// my_chip
module my_chip (
    input logic [11:0] io_in,  
    output logic [11:0] io_out,  
    input logic clock,
    input logic reset  
);
    logic [7:0] data_in;
    logic enter, sw;
    logic rst;
    logic [1:0] operation;
    logic [4:0] data_out;
    logic finish, error;
    logic [3:0] index;
    Synchronizer sync1(.async(io_in[0]), .clock(clock), .sync(data_in[0]));
    Synchronizer sync2(.async(io_in[1]), .clock(clock), .sync(data_in[1]));
    Synchronizer sync3(.async(io_in[2]), .clock(clock), .sync(data_in[2]));
    Synchronizer sync4(.async(io_in[3]), .clock(clock), .sync(data_in[3]));
    Synchronizer sync5(.async(io_in[4]), .clock(clock), .sync(data_in[4]));
    Synchronizer sync6(.async(io_in[5]), .clock(clock), .sync(data_in[5]));
    Synchronizer sync7(.async(io_in[6]), .clock(clock), .sync(data_in[6]));
    Synchronizer sync8(.async(io_in[7]), .clock(clock), .sync(data_in[7]));
    Synchronizer sync9(.async(io_in[8]), .clock(clock), .sync(enter));
    Synchronizer sync10(.async(io_in[9]), .clock(clock), .sync(sw));
    Synchronizer sync11(.async(io_in[10]), .clock(clock), .sync(operation[0]));
    Synchronizer sync12(.async(io_in[11]), .clock(clock), .sync(operation[1]));
    Synchronizer sync13(.async(reset), .clock(clock), .sync(rst));
    assign io_out[4:0] = data_out[4:0];
    assign io_out[5] = finish;
    assign io_out[6] = error;
    assign io_out[10:7] = index[3:0];
    assign io_out[11] = 1'b0;
    Matrix_Calculator matrix_calculator(.data_in(data_in),
                                        .enter(enter),
                                        .sw(sw),
                                        .operation(operation), 
                                        .clk(clock), 
                                        .rst(rst), 
                                        .data_out(data_out), 
                                        .finish(finish), 
                                        .error(error), 
                                        .index(index));
endmodule
For scale: roughly 3700 cells after synthesis, roughly 510 flip-flops, roughly 26 I/O pins, ~27000 sq um of cells after synthesis.
make LEC_CHECK=0 ABC_AREA=1 CAP_MARGIN=0 CORE_MARGIN=2 CORE_UTILIZATION=72 CTS_CLUSTER_DIAMETER=203 CTS_CLUSTER_SIZE=14 PLACE_DENSITY_LB_ADDON=0.12 SETUP_SLACK_MARGIN=1.12 SLEW_MARGIN=20 finish   # period 3.81 ns
run.sh (not shown) runs the stock make flow with config.mk's settings and CLKGATE_MAP_FILE=.
The first run produced a clean layout.
Then changed:
Settings changed: CTS_CLUSTER_DIAMETER 203 to unset, CTS_CLUSTER_SIZE 14 to 96, PLACE_DENSITY set to 0.36, PLACE_DENSITY_LB_ADDON 0.12 to unset.
Effect:
- Now the flow ran to the end with violations: negative setup slack
- first-iteration DRC count rose by 24%
- hold slack hardly moves
- cell count climbs by 2.2%


my_chip again, from the RTL that the note above started with.
clock: 3.89 ns
lec_check: 0
abc_area: 0
cap_margin: 20
core_aspect_ratio: 0.9
core_margin: 2
core_utilization: 72
cts_cluster_size: 100
gpl_routability_driven: 0
gpl_timing_driven: 1
hold_slack_margin: -0.09
max_routing_layer: met5
place_density_lb_addon: 0.19
setup_slack_margin: 0.76
slew_margin: 20
tns_end_percent: 35
The baseline finished but failed the layout checks on setup timing.
Then changed:
==> flow/config.mk (replaced) <==
export PLATFORM = sky130hd
export DESIGN_NAME = my_chip
export DESIGN_NICKNAME = my_chip
export VERILOG_FILES = /design/flow/design.v
export SDC_FILE = /design/flow/constraint.sdc
export NUM_CORES = 4
export LEC_CHECK = 0
export CAP_MARGIN = 20
export CORE_MARGIN = 2
export CORE_UTILIZATION = 39
export CTS_CLUSTER_SIZE = 30
export GPL_ROUTABILITY_DRIVEN = 0
export GPL_TIMING_DRIVEN = 1
export HOLD_SLACK_MARGIN = 0.28
export MAX_ROUTING_LAYER = met5
export PLACE_DENSITY_LB_ADDON = 0.19
export SETUP_SLACK_MARGIN = 1.13
export SLEW_MARGIN = 20
export TNS_END_PERCENT = 35
==> flow/constraint.sdc (replaced) <==
create_clock -name core_clock -period 9.07 [get_ports {clock}]
set_input_delay 1.8140 -clock core_clock [delete_from_list [all_inputs] [get_ports {clock}]]
set_output_delay 1.8140 -clock core_clock [all_outputs]
set_load 0.01 [all_outputs]
Effect: The changed run completed with no timing, DRC or antenna violations; design area went down by 4.5%; clock-buffer cell count went up by 7; global-route usage went down by 20 points; hold slack got worse by 21 ps.
Then changed:
--- a/flow/config.mk
+++ b/flow/config.mk
@@ -9,6 +9,6 @@
 export CORE_MARGIN = 2
-export CORE_UTILIZATION = 39
+export CORE_UTILIZATION = 23
 export CTS_CLUSTER_SIZE = 30
 export GPL_ROUTABILITY_DRIVEN = 0
-export GPL_TIMING_DRIVEN = 1
+export GPL_TIMING_DRIVEN = 0
 export HOLD_SLACK_MARGIN = 0.28
@@ -16,3 +16,3 @@
 export PLACE_DENSITY_LB_ADDON = 0.19
-export SETUP_SLACK_MARGIN = 1.13
+export SETUP_SLACK_MARGIN = -1.0
 export SLEW_MARGIN = 20
==> flow/constraint.sdc (replaced) <==
create_clock -name core_clock -period 10.9 [get_ports {clock}]
set_input_delay 2.1800 -clock core_clock [delete_from_list [all_inputs] [get_ports {clock}]]
set_output_delay 2.1800 -clock core_clock [all_outputs]
set_load 0.01 [all_outputs]
Setup slack gains 1500 ps.
First-iteration DRC count is lower by a few percent.
Cell count came out higher by about a fifth.
Global-route usage came out lower by 4.5 points.
Die area came out higher by well over a third.
Clock-buffer cell count climbs by 3.
Wire length grows by a quarter to a third.
Clock skew drops by 11 ps.
Total power came out lower by about a fifth.
Design area went up by a few percent.
Flip-flop count does not change.
Then changed:
--- a/flow/config.mk
+++ b/flow/config.mk
@@ -9,10 +9,8 @@
 export CORE_MARGIN = 2
-export CORE_UTILIZATION = 23
-export CTS_CLUSTER_SIZE = 30
+export CORE_UTILIZATION = 72
+export CTS_CLUSTER_SIZE = 21
 export GPL_ROUTABILITY_DRIVEN = 0
-export GPL_TIMING_DRIVEN = 0
-export HOLD_SLACK_MARGIN = 0.28
+export GPL_TIMING_DRIVEN = 1
+export HOLD_SLACK_MARGIN = 0.29
 export MAX_ROUTING_LAYER = met5
-export PLACE_DENSITY_LB_ADDON = 0.19
-export SETUP_SLACK_MARGIN = -1.0
 export SLEW_MARGIN = 20
==> flow/constraint.sdc (replaced) <==
create_clock -name core_clock -period 9.26 [get_ports {clock}]
set_input_delay 1.8520 -clock core_clock [delete_from_list [all_inputs] [get_ports {clock}]]
set_output_delay 1.8520 -clock core_clock [all_outputs]
set_load 0.01 [all_outputs]
Result:
- area after synthesis stays the same
- design area decreases by about 7%
- synthesized cell count does not change
- worst setup slack degrades by 1100 ps
- power goes up by about 13%
- clock-buffer cell count shrinks by 7
- via count barely changes
- hold slack is worse by 3.7 ps
- register-to-register slack loses 1100 ps
- final cell count is lower by 26%
Power is estimated from default activity; no workload was simulated.
